// alu16_top
module alu16_top(clk, valA, valB, aluop, sub, lr, cc, result);
Settings: LEC_CHECK=0, ABC_AREA=1, CAP_MARGIN=0, CORE_ASPECT_RATIO=1.17, CORE_MARGIN=2, CORE_UTILIZATION=71, CTS_CLUSTER_DIAMETER=47, CTS_CLUSTER_SIZE=25, GPL_ROUTABILITY_DRIVEN=1, HOLD_SLACK_MARGIN=0.05, MIN_ROUTING_LAYER=met1, PLACE_DENSITY_LB_ADDON=0.27, SETUP_SLACK_MARGIN=0.46, SLEW_MARGIN=20; clock period 3.6 ns.
run.sh (not shown) runs the stock make flow with config.mk's settings and CLKGATE_MAP_FILE=.
The baseline never finished: it broke off in 5_1_grt, error GRT-0116.
Change:
Settings changed: CAP_MARGIN 0 to 10, CORE_ASPECT_RATIO 1.17 to unset, CORE_UTILIZATION 71 to 72, CTS_CLUSTER_DIAMETER 47 to unset, CTS_CLUSTER_SIZE 25 to unset, GPL_ROUTABILITY_DRIVEN 1 to unset, HOLD_SLACK_MARGIN 0.05 to unset, MIN_ROUTING_LAYER met1 to unset, PLACE_DENSITY_LB_ADDON 0.27 to unset, SETUP_SLACK_MARGIN 0.46 to unset.
Clock period 3.6 ns to 4.29 ns, I/O delays scaled along.
Effect: The new run completed with no timing, DRC or antenna violations; synthesized area does not change; die size shrinks by 1.4%; synthesized cell count does not change.
Change:
Settings changed: ABC_AREA 1 to unset, CAP_MARGIN 10 to 20, CORE_UTILIZATION 72 to 40.
Clock period 4.29 ns to 4.55 ns, I/O delays scaled along.
Result: The changed run produced a clean layout. Combinational power climbs by about 16%. Worst hold slack gains 0.065 ns. Die area climbs by 96%. Final area climbs by about 20%. First-iteration DRC count drops by 13%. Fmax drops by about 14%. Via count climbs by about 1.4%. Clock power climbs by 19%. Clock skew climbs by 0.0052 ns.
Change:
Settings changed: CORE_UTILIZATION 40 to 13.
Clock period 4.55 ns to 5.01 ns, I/O delays scaled along.
After rerunning: Final area grows by a few percent. Via count hardly moves. Synthesized cell count stays the same. Routed wire length grows by roughly a tenth. Clock skew stays flat. Power shrinks by roughly a tenth. Count of clock-buffer cells in the layout stays the same. Die size grows to 3.0 times its value. Area after synthesis does not change. Utilization shrinks by 33 points.

* * *

alu16_top again, from the RTL that the note above started with.
## alu16_top
module alu16_top(clk, valA, valB, aluop, sub, lr, cc, result);
	input clk;
	input [15:0] valA, valB;
	input [3:0] aluop;
	input sub, lr;
	output reg [3:0] cc;
	output reg [15:0] result;
	reg [15:0] a_q, b_q;
	reg [3:0] op_q;
	reg sub_q, lr_q;
	wire [3:0] cc_w;
	wire [15:0] result_w;
	ALU alu(.valA(a_q), .valB(b_q), .aluop(op_q), .sub(sub_q), .lr(lr_q), .cc(cc_w), .result(result_w));
	always @(posedge clk) begin
		a_q <= valA;
		b_q <= valB;
		op_q <= aluop;
		sub_q <= sub;
		lr_q <= lr;
		cc <= cc_w;
		result <= result_w;
	end
endmodule
export LEC_CHECK = 0
export ABC_AREA = 1
export CAP_MARGIN = 0
export CORE_ASPECT_RATIO = 1.17
export CORE_MARGIN = 2
export CORE_UTILIZATION = 71
export CTS_CLUSTER_DIAMETER = 47
export CTS_CLUSTER_SIZE = 25
export GPL_ROUTABILITY_DRIVEN = 1
export MIN_ROUTING_LAYER = met1
export PLACE_DENSITY_LB_ADDON = 0.27
export SETUP_SLACK_MARGIN = 0.46
export SLEW_MARGIN = 20
create_clock -name core_clock -period 3.6 [get_ports {clk}]
The baseline did not get past global routing (5_1_grt) (GRT-0116).
Then changed:
--- a/flow/config.mk
+++ b/flow/config.mk
@@ -8,3 +8,3 @@
 export ABC_AREA = 1
-export CAP_MARGIN = 0
+export CAP_MARGIN = 20
 export CORE_ASPECT_RATIO = 1.17
@@ -17,3 +17,2 @@
 export PLACE_DENSITY_LB_ADDON = 0.27
-export SETUP_SLACK_MARGIN = 0.46
 export SLEW_MARGIN = 20
What happened:
- The changed run completed with no timing, DRC or antenna violations
- die size is unchanged
- synthesized cell count is unchanged
- synthesized area is unchanged
Then changed:
--- a/flow/config.mk
+++ b/flow/config.mk
@@ -8,3 +8,3 @@
 export ABC_AREA = 1
-export CAP_MARGIN = 20
+export CAP_MARGIN = 0
 export CORE_ASPECT_RATIO = 1.17
@@ -15,4 +15,6 @@
 export GPL_ROUTABILITY_DRIVEN = 1
+export MAX_ROUTING_LAYER = met4
 export MIN_ROUTING_LAYER = met1
 export PLACE_DENSITY_LB_ADDON = 0.27
+export SETUP_SLACK_MARGIN = 0.46
 export SLEW_MARGIN = 20
The new run died in global routing (5_1_grt), error GRT-0232.
Area after synthesis stays the same.
Die area stays the same.
Synthesized cell count does not change.
Then changed:
==> flow/config.mk (replaced) <==
export PLATFORM = sky130hd
export DESIGN_NAME = alu16_top
export DESIGN_NICKNAME = alu16_top
export VERILOG_FILES = /design/flow/design.v
export SDC_FILE = /design/flow/constraint.sdc
export NUM_CORES = 4
export LEC_CHECK = 0
export ABC_AREA = 0
export CAP_MARGIN = 10
export CORE_ASPECT_RATIO = 1.17
export CORE_MARGIN = 2
export CORE_UTILIZATION = 72
export GPL_ROUTABILITY_DRIVEN = 1
export MIN_ROUTING_LAYER = met1
export SETUP_SLACK_MARGIN = 0.43
export SLEW_MARGIN = 20
==> flow/constraint.sdc (replaced) <==
create_clock -name core_clock -period 6.38 [get_ports {clk}]
set_input_delay 1.2760 -clock core_clock [delete_from_list [all_inputs] [get_ports {clk}]]
set_output_delay 1.2760 -clock core_clock [all_outputs]
set_load 0.01 [all_outputs]
Outcome: With this change the flow passed the timing, design-rule and antenna checks; synthesized area grows by 12%; synthesized cell count shrinks by 12%; die area grows by 9.8%.
Then changed:
--- a/flow/config.mk
+++ b/flow/config.mk
@@ -8,9 +8,9 @@
 export ABC_AREA = 0
-export CAP_MARGIN = 10
+export CAP_MARGIN = 20
 export CORE_ASPECT_RATIO = 1.17
 export CORE_MARGIN = 2
-export CORE_UTILIZATION = 72
-export GPL_ROUTABILITY_DRIVEN = 1
+export CORE_UTILIZATION = 40
+export GPL_ROUTABILITY_DRIVEN = 0
 export MIN_ROUTING_LAYER = met1
-export SETUP_SLACK_MARGIN = 0.43
+export SETUP_SLACK_MARGIN = -0.62
 export SLEW_MARGIN = 20
Outcome:
- die size grows by 76%
- synthesized area stays the same
- clock skew goes down by 8.4 ps
- non-clock buffer count went up by 14
- count of clock-buffer cells in the layout goes down by 2
- routed wire length rises by 5.2%
- total power increases by 12%
- fmax increases by 8.5%
- core utilization falls by 34 points
- hold slack degrades by 9.7 ps
- synthesized cell count does not change
No activity file was given, so power comes from the tool's default toggle rates.
